== v8 ==
## ALU
module ALU (
    input Clk,
    input Reset,
    input [7:0] operand_A, operand_B,
    input [3:0] Sel,
    output [7:0] Out,
    output [3:0] Flag);
Size: about 880 cells after synthesis, roughly 34 I/O pins.
make LEC_CHECK=0 ABC_AREA=0 CAP_MARGIN=20 CORE_MARGIN=2 CORE_UTILIZATION=68 PLACE_DENSITY_LB_ADDON=0.06 SLEW_MARGIN=20 finish   # period 11.5 ns
run.sh (not shown) runs the stock make flow with config.mk's settings and CLKGATE_MAP_FILE=.
Seen in the log of v8: GRT-0116 during 5_1_grt, after which the run never completed.
Input-level comparison between v9 and v8:
# v8
export LEC_CHECK = 0
export ABC_AREA = 0
export CAP_MARGIN = 20
export CORE_MARGIN = 2
export CORE_UTILIZATION = 68
export PLACE_DENSITY_LB_ADDON = 0.06
export SLEW_MARGIN = 20
create_clock -name core_clock -period 11.5 [get_ports {Clk}]
# v9
export LEC_CHECK = 0
export ABC_AREA = 1
export CAP_MARGIN = 20
export CORE_MARGIN = 2
export CORE_UTILIZATION = 72
export CTS_CLUSTER_SIZE = 99
export SLEW_MARGIN = 20
create_clock -name core_clock -period 11.9 [get_ports {Clk}]
--- outcome ---
- In v9, the area fraction in mux cells came out 5.6 points below the value in v8.
- Against v8, routability congestion estimate in v9 fell slightly.
- Although it ran to completion, v9 produced a layout that fails the final checks because of setup timing.
- Combined area of all synthesized cells, v9 and v8: higher on v9
- Compared with v8, v9 shows a half-perimeter wire length of the detailed placement result that is 5.5% lower.
- Looking at parity-gate share of the synthesized area counting xor and xnor cells, v9 sits 0.52 points below v8.
- On setup fix buffers added after clock tree synthesis: between v9 and v8, it ends up lower for v9.
--- input diff v9..v56 ---
# v9
export LEC_CHECK = 0
export ABC_AREA = 1
export CAP_MARGIN = 20
export CORE_MARGIN = 2
export CORE_UTILIZATION = 72
export CTS_CLUSTER_SIZE = 99
export SLEW_MARGIN = 20
create_clock -name core_clock -period 11.9 [get_ports {Clk}]
# v56
export LEC_CHECK = 0
export CAP_MARGIN = 20
export CORE_MARGIN = 2
export CORE_UTILIZATION = 40
export SLEW_MARGIN = 20
create_clock -name core_clock -period 13.5 [get_ports {Clk}]
Findings:
v56 reached the end of the flow, and the finished layout is clean on the timing, DRC and antenna checks. Sort v56 and v9 by mean number of vias per cell, descending, and v9 comes first. First-iteration DRC count shrinks by more than a quarter when moving from v9 to v56. Area share of fa/ha/maj cells after synthesis: v56 and v9 compared, lower one is v9. Compared with v9, v56 shows a lower chip area in the Yosys report. Re count of nets after finishing: v9 was higher than v56. v56 vs v9 — final design area excluding fillers dropped about 6%. As of v56, width of the die had risen by more than a quarter compared to v9. v56 against v9; switching component of the power is down by more than a quarter. Largest incremental delay on the critical path: v56 vs v9 up 110 ps. The area share of and-or/or-and cells after synthesis of v56 is higher than that of v9. In the reports for v56 and v9, the smaller ratio of final minimum period to clock period belongs to v56.
#### Input delta (v15 over v56)
# v56
export LEC_CHECK = 0
export CAP_MARGIN = 20
export CORE_MARGIN = 2
export CORE_UTILIZATION = 40
export SLEW_MARGIN = 20
create_clock -name core_clock -period 13.5 [get_ports {Clk}]
# v15
export LEC_CHECK = 0
export CAP_MARGIN = 10
export CELL_PAD_IN_SITES_GLOBAL_PLACEMENT = 0
export CORE_MARGIN = 9
export CORE_UTILIZATION = 42
export CTS_CLUSTER_DIAMETER = 262
export MIN_ROUTING_LAYER = met2
export PLACE_DENSITY = 0.56
export SETUP_SLACK_MARGIN = -0.73
export SLEW_MARGIN = 40
create_clock -name core_clock -period 13.5 [get_ports {Clk}]
## What came out
Lower total of endpoints with negative setup slack in the final report goes to v56 over v15. Summary of v15 and v56: one run falls short of a clean finish, namely v15. Complete run, failing final checks: v15, reason setup timing. Post-detailed-placement cell area sits higher in v15 than in v56. [compare] base=v56 new=v15: cell count up 35; die area moved up; final critical-path share of the clock period went up 7.1 points; layout buffering overhead excluding clock cells shows an increase of 3.3 points. From v56 to v15 the numbers moved as follows: leakage power up about 4.3%, power density over the cells up about 7.5%, placed instance count up 38, time the worst path needs with I/O delays and setup up 960 ps, worst setup slack before clock tree synthesis down 210 ps.
The inputs of v49 differ from those of v15 as listed below.
# v15
export LEC_CHECK = 0
export CAP_MARGIN = 10
export CELL_PAD_IN_SITES_GLOBAL_PLACEMENT = 0
export CORE_MARGIN = 9
export CORE_UTILIZATION = 42
export CTS_CLUSTER_DIAMETER = 262
export MIN_ROUTING_LAYER = met2
export PLACE_DENSITY = 0.56
export SETUP_SLACK_MARGIN = -0.73
export SLEW_MARGIN = 40
create_clock -name core_clock -period 13.5 [get_ports {Clk}]
# v49
export LEC_CHECK = 0
export CAP_MARGIN = 20
export CORE_MARGIN = 2
export CORE_UTILIZATION = 39
export SLEW_MARGIN = 20
create_clock -name core_clock -period 16.4 [get_ports {Clk}]
Findings:
- No stage failed in v49, and the final checks on the layout all came back clean.
- Compared with v15, in v49 die span in x decreased about 6.5%; number of well taps now sits higher; setup slack picked up an extra 1410 ps; cell area power density -about 23%.
#### Input delta (v30 over v49)
# v49
export LEC_CHECK = 0
export CAP_MARGIN = 20
export CORE_MARGIN = 2
export CORE_UTILIZATION = 39
export SLEW_MARGIN = 20
create_clock -name core_clock -period 16.4 [get_ports {Clk}]
# v30
export LEC_CHECK = 0
export ABC_AREA = 1
export CAP_MARGIN = 20
export CORE_MARGIN = 2
export CORE_UTILIZATION = 58
export PLACE_DENSITY_LB_ADDON = 0.06
export SLEW_MARGIN = 20
create_clock -name core_clock -period 9.28 [get_ports {Clk}]
==> results <==
Synthesized-area fraction occupied by xor and xnor cells: v30 vs v49 down 0.52 points. What v30 reported for count of non-filler cells in the finished layout has to be multiplied by 0.76 to get the figure for v49. Taking v49 as the reference, in v30 switching power share of the total went up, power consumed by combinational cells saw an increase. Total cells reported by yosys after synthesis (lower): v49. Re power after layout: v30 is 140% up on v49. Although v30 finished all stages, its layout failed final checks on setup timing. Against v49, routed wire length in v30 came out worse.
Power is estimated from default activity; no workload was simulated.
